==> trial 87 <==
==> flow/design.v <==
module gcd (
    input  logic        clk_i,
    input  logic        rst_i,
    input  logic        start_i,
    input  logic [31:0] a_i,
    input  logic [31:0] b_i,
    output logic        busy_o,
    output logic        valid_o,
    output logic [31:0] result_o
);
    logic [31:0] a, a_nxt;
    logic [31:0] b, b_nxt;
    logic [5:0]  k, k_nxt;           
    logic [31:0] result, result_nxt;
    typedef enum logic [3:0] {
        IDLE       = 4'b0000,
        LOAD       = 4'b0001,
        CHK_ZERO   = 4'b0010,
        FACTOR2    = 4'b0011,
        STRIP_A    = 4'b0100,
        STRIP_B    = 4'b0101,
        CMP        = 4'b0110,
        SUB        = 4'b0111,
        DONE       = 4'b1000
    } state_t;
    state_t state, state_nxt;
    logic a_is_zero, b_is_zero;
    logic both_even, a_even, b_even;
    logic a_gt_b;
    logic b_will_be_zero;           
    assign a_is_zero = (a == 0);
    assign b_is_zero = (b == 0);
    assign both_even = (a[0] == 0) && (b[0] == 0);
    assign a_even    = (a[0] == 0);
    assign b_even    = (b[0] == 0);
    assign a_gt_b    = (a > b);
    logic load_inputs, inc_k, shift_a, shift_b, swap, set_res;
    always_comb begin
        state_nxt   = state;
        load_inputs = 1'b0;
        inc_k       = 1'b0;
        shift_a     = 1'b0;
        shift_b     = 1'b0;
        swap        = 1'b0;
        set_res     = 1'b0;
        a_nxt      = a;
        b_nxt      = b;
        k_nxt      = k;
        result_nxt = result;
        b_will_be_zero = 1'b0;
        case (state)
            IDLE: begin
                if (start_i) begin
                    load_inputs = 1'b1;           
                    state_nxt   = LOAD;
                end
            end
            LOAD: begin
                a_nxt = a_i;                      
                b_nxt = b_i;
                k_nxt = 6'd0;                     
                state_nxt = CHK_ZERO;
            end
            CHK_ZERO: begin
                if (a_is_zero && b_is_zero) begin
                    set_res     = 1'b1;
                    result_nxt  = 32'd0;
                    state_nxt   = DONE;
                end else if (a_is_zero) begin
                    set_res     = 1'b1;
                    result_nxt  = b;
                    state_nxt   = DONE;
                end else if (b_is_zero) begin
                    set_res     = 1'b1;
                    result_nxt  = a;
                    state_nxt   = DONE;
                end else begin
                    state_nxt = FACTOR2;
                end
            end
            FACTOR2: begin
                if (both_even) begin
                    shift_a = 1'b1;
                    shift_b = 1'b1;
                    inc_k   = 1'b1;
                    a_nxt = a >> 1;
                    b_nxt = b >> 1;
                    k_nxt = k + 1'b1;
                    state_nxt = FACTOR2;           
                end else begin
                    state_nxt = STRIP_A;
                end
            end
            STRIP_A: begin
                if (a_even) begin
                    shift_a = 1'b1;
                    a_nxt   = a >> 1;
                    state_nxt = STRIP_A;
                end else begin
                    state_nxt = STRIP_B;
                end
            end
            STRIP_B: begin
                if (b_even) begin
                    shift_b = 1'b1;
                    b_nxt   = b >> 1;
                    state_nxt = STRIP_B;
                end else begin
                    state_nxt = CMP;
                end
            end
            CMP: begin
                if (a_gt_b) begin
                    swap  = 1'b1;
                    a_nxt = b;
                    b_nxt = a;
                end
                state_nxt = SUB;
            end
            SUB: begin
                b_nxt = b - a;                      
                b_will_be_zero = (b_nxt == 0);
                if (b_will_be_zero) begin
                    set_res     = 1'b1;
                    result_nxt  = a << k;         
                    state_nxt   = DONE;
                end else begin
                    state_nxt = STRIP_B;
                end
            end
            DONE: begin
                state_nxt = IDLE;                  
            end
            default: state_nxt = IDLE;            
        endcase
    end
    always_ff @(posedge clk_i or posedge rst_i) begin
        if (rst_i) begin
            a      <= 32'd0;
            b      <= 32'd0;
            k      <= 6'd0;
            result <= 32'd0;
        end else begin
            a      <= a_nxt;
            b      <= b_nxt;
            k      <= k_nxt;
            result <= result_nxt;
        end
    end
    always_ff @(posedge clk_i or posedge rst_i) begin
        if (rst_i)
            state <= IDLE;
        else
            state <= state_nxt;
    end
    always_ff @(posedge clk_i or posedge rst_i) begin
        if (rst_i) begin
            busy_o   <= 1'b0;
            valid_o  <= 1'b0;
            result_o <= 32'd0;
        end else begin
            busy_o   <= (state != IDLE) && (state != DONE);
            valid_o  <= set_res;                
            result_o <= result_nxt;
        end
    end
endmodule
==> flow/run.sh <==
#!/bin/bash
# the make line also repeats each setting of config.mk as NAME=value (left out here)
make -C /OpenROAD-flow-scripts/flow DESIGN_CONFIG=/design/flow/config.mk WORK_HOME=/design/flow/orfs CLKGATE_MAP_FILE= finish
==> flow/config.mk <==
export PLATFORM = sky130hd
export DESIGN_NAME = gcd
export DESIGN_NICKNAME = gcd
export VERILOG_FILES = /design/flow/design.v
export SDC_FILE = /design/flow/constraint.sdc
export NUM_CORES = 4
export LEC_CHECK = 0
export CAP_MARGIN = 20
export CORE_MARGIN = 2
export CORE_UTILIZATION = 72
export CTS_CLUSTER_DIAMETER = 30
export CTS_CLUSTER_SIZE = 35
export PLACE_DENSITY_LB_ADDON = 0.28
export SETUP_SLACK_MARGIN = 0.55
export SLEW_MARGIN = 20
==> flow/constraint.sdc <==
create_clock -name core_clock -period 4.26 [get_ports {clk_i}]
set_input_delay 0.8520 -clock core_clock [delete_from_list [all_inputs] [get_ports {clk_i}]]
set_output_delay 0.8520 -clock core_clock [all_outputs]
set_load 0.01 [all_outputs]
==> trial 64 (differences from trial 87) <==
- ABC_AREA: not set -> 1
- CORE_ASPECT_RATIO: not set -> 1.98
- CORE_UTILIZATION: 72 -> 40
- CTS_CLUSTER_DIAMETER: 30 -> 379
- CTS_CLUSTER_SIZE: 35 -> 98
- SETUP_SLACK_MARGIN: 0.55 -> not set
- TNS_END_PERCENT: not set -> 10
==> flow/constraint.sdc (replaced) <==
create_clock -name core_clock -period 6.0 [get_ports {clk_i}]
set_input_delay 1.2000 -clock core_clock [delete_from_list [all_inputs] [get_ports {clk_i}]]
set_output_delay 1.2000 -clock core_clock [all_outputs]
set_load 0.01 [all_outputs]
==> flow_summary_export.csv <==
group,metric,value,unit
outcome,run_status,"finished clean",
final_layout,nonClockBufferCount,119,
yosys,synthesis.area,0.0103,mm²
yosys,synthXorXnorAreaFrac,0.764,%
route,drt_first_pass_iters,6,
setup_path,timing.critical_path.mode_cell,"nand2_1",
final_layout,clock_area_share,2.41,%
That was trial 64.
==> flow_summary_export.csv <==
group,metric,value,unit
yosys,synthesis.area,0.00956,mm²
outcome,run_status,"finished clean",
yosys,synthXorXnorAreaFrac,2.83,%
route,drt_first_pass_iters,13,
setup_path,timing.critical_path.mode_cell,"buf_4",
That was trial 87.

* * *

==> inputs of run R <==
// gcd: RTL as listed in full above, without the edits since
make LEC_CHECK=0 ABC_AREA=0 CAP_MARGIN=20 CELL_PAD_IN_SITES_DETAIL_PLACEMENT=0 CELL_PAD_IN_SITES_GLOBAL_PLACEMENT=0 CORE_MARGIN=2 CORE_UTILIZATION=70 CTS_CLUSTER_DIAMETER=26 CTS_CLUSTER_SIZE=76 MIN_ROUTING_LAYER=met1 PLACE_DENSITY=0.35 SETUP_SLACK_MARGIN=0.47 SLEW_MARGIN=20 TNS_END_PERCENT=55 finish   # period 3.18 ns
run.sh (not shown) runs the stock make flow with config.mk's settings and CLKGATE_MAP_FILE=.
==> run Z (differences from run R) <==
Settings changed: ABC_AREA 0 to 1, CORE_MARGIN 2 to 3, CTS_CLUSTER_DIAMETER 26 to 32, PLACE_DENSITY 0.35 to unset, PLACE_DENSITY_LB_ADDON set to 0.01, SETUP_SLACK_MARGIN 0.47 to unset.
==> flow/constraint.sdc (replaced) <==
create_clock -name core_clock -period 3.16 [get_ports {clk_i}]
set_input_delay 0.6320 -clock core_clock [delete_from_list [all_inputs] [get_ports {clk_i}]]
set_output_delay 0.6320 -clock core_clock [all_outputs]
set_load 0.01 [all_outputs]
==> run H (differences from run R) <==
Settings changed: CELL_PAD_IN_SITES_DETAIL_PLACEMENT 0 to unset, CELL_PAD_IN_SITES_GLOBAL_PLACEMENT 0 to unset, CORE_ASPECT_RATIO set to 1.98, CORE_UTILIZATION 70 to 40, CTS_CLUSTER_DIAMETER 26 to 379, CTS_CLUSTER_SIZE 76 to 98, HOLD_SLACK_MARGIN set to 0.06, MIN_ROUTING_LAYER met1 to unset, PLACE_DENSITY 0.35 to 0.37, SETUP_SLACK_MARGIN 0.47 to -0.6, TNS_END_PERCENT 55 to 10.
==> flow/constraint.sdc (replaced) <==
create_clock -name core_clock -period 6.0 [get_ports {clk_i}]
set_input_delay 1.2000 -clock core_clock [delete_from_list [all_inputs] [get_ports {clk_i}]]
set_output_delay 1.2000 -clock core_clock [all_outputs]
set_load 0.01 [all_outputs]
==> qor summary <==
metric                                                             run Z                    run H           run R
Outcome                                         finished with violations  complete, no violations  did not finish
Failing step                                                           -                        -         5_1_grt
Violated checks                                             setup timing                        -               -
Number of placement rows                                              43                       79              42
Logic share of the area                                            53.0%                    56.5%               -
Worst Path Max Fanout                                                 33                       20               -
Mux contribution to synthesized area                              0.970%                    12.7%           12.7%
Data required time at the worst endpoint                         3420 ps                  6280 ps               -
Filler cells                                                         841                     2399               -
Post-synthesis cell area                                       10300 µm²                 9560 µm²        9560 µm²
Count of nets after finishing                                       1884                     1314               -
WHS                                                               512 ps                   511 ps               -
Reg-to-reg setup timing slack                                    -110 ps                  1060 ps               -
Met1 wire length                                                13700 µm                 14600 µm               -
Complex Gates by Area                                              22.3%                    27.9%           27.9%
Multi-input logic area                                          6560 µm²                 6170 µm²               -
Core area                                                      14100 µm²                23500 µm²       13300 µm²
Count of warning messages emitted by the tools                        30                       30               -

* * *

==> 05-05: inputs <==
RTL: the design.v shown in full above, as it stands there.
clock: 3.04 ns
lec_check: 0
abc_area: 1
cap_margin: 20
core_margin: 2
core_utilization: 68
place_density: 0.37
slew_margin: 20
tns_end_percent: 15
==> 03-11 (differences from 05-05) <==
--- a/flow/config.mk
+++ b/flow/config.mk
@@ -7,8 +7,9 @@
 export LEC_CHECK = 0
-export ABC_AREA = 1
 export CAP_MARGIN = 20
 export CORE_MARGIN = 2
-export CORE_UTILIZATION = 68
-export PLACE_DENSITY = 0.37
+export CORE_UTILIZATION = 72
+export CTS_CLUSTER_DIAMETER = 26
+export CTS_CLUSTER_SIZE = 36
+export PLACE_DENSITY_LB_ADDON = 0.26
+export SETUP_SLACK_MARGIN = 1.1
 export SLEW_MARGIN = 20
-export TNS_END_PERCENT = 15
==> flow/constraint.sdc (replaced) <==
create_clock -name core_clock -period 3.96 [get_ports {clk_i}]
set_input_delay 0.7920 -clock core_clock [delete_from_list [all_inputs] [get_ports {clk_i}]]
set_output_delay 0.7920 -clock core_clock [all_outputs]
set_load 0.01 [all_outputs]
==> 11-17 (differences from 05-05) <==
--- a/flow/config.mk
+++ b/flow/config.mk
@@ -9,6 +9,10 @@
 export CAP_MARGIN = 20
+export CORE_ASPECT_RATIO = 0.5
 export CORE_MARGIN = 2
-export CORE_UTILIZATION = 68
-export PLACE_DENSITY = 0.37
+export CORE_UTILIZATION = 40
+export CTS_CLUSTER_DIAMETER = 379
+export CTS_CLUSTER_SIZE = 98
+export PLACE_DENSITY_LB_ADDON = 0.04
+export SETUP_SLACK_MARGIN = 0.07
 export SLEW_MARGIN = 20
-export TNS_END_PERCENT = 15
+export TNS_END_PERCENT = 10
==> flow/constraint.sdc (replaced) <==
create_clock -name core_clock -period 6.0 [get_ports {clk_i}]
set_input_delay 1.2000 -clock core_clock [delete_from_list [all_inputs] [get_ports {clk_i}]]
set_output_delay 1.2000 -clock core_clock [all_outputs]
set_load 0.01 [all_outputs]
==> results.cfg <==
; generated from flow reports
[status]
status = timing/DRC/antenna clean

[min_path]
hold_path.class = reg -> reg

[clock_network]
clock_latency_ns = 0.38

[final_timing]
slew_headroom_pct = 33.25
skew_ns = 0.01293

[finish]
combGateArea_um2 = 6397
sh_comb_area_pct = 54.02
ff_count = 108

[detailed_routing]
wirelength_met1_mm = 22.03

[setup_path]
worstSetupPathDepth = 20
crit_required_ns = 6.31

[floorplanning]
dieArea_um2 = 27180

[yosys]
topCellsByArea = dfrtp_1, nand2_1, inv_1

[pwr]
Source of the figures above: 11-17

==> results.cfg <==
; flow metrics
[status]
status = did not finish
haltStage = global routing (5_1_grt)
error = [ERROR GRT-0116] Global routing finished with congestion. Check the congestion regions in the DRC Viewer.

[clock_network]
htreeDepth = 3
clock_path_buffers = 2
cts_resized = 155

[global_route]
grt_util_met3_pct = 63.60

[placement]
dp_cells = 1441

[yosys]
topCellsByArea = dfrtp_1, o21ai_0, nand2_1
Source of the figures above: 03-11

==> results.cfg <==
; generated from flow reports
[status]
status = finished with violations
violations = setup timing

[setup_path]
critical_path_class = reg -> reg
crit_required_ns = 3.30

[finish]
sh_comb_area_pct = 53.20
ff_count = 108
combGateArea_um2 = 6628

[yosys]
topCellsByArea = dfrtp_1, nand2_1, inv_1
synth-xor-area-share_pct = 0.7639

[final_timing]
skew_ns = 0.009957
setup_slack_ns = -0.1493
setup_viol_count_final = 32
slew_headroom_pct = 45.91

[floorplanning]
dieArea_um2 = 16180

[min_path]
hold_path.class = reg -> reg

[clock_network]
clock_latency_ns = 0.37

[placement]
dp_cells = 1956

[global_route]
antenna_found_initial = 0
Source of the figures above: 05-05

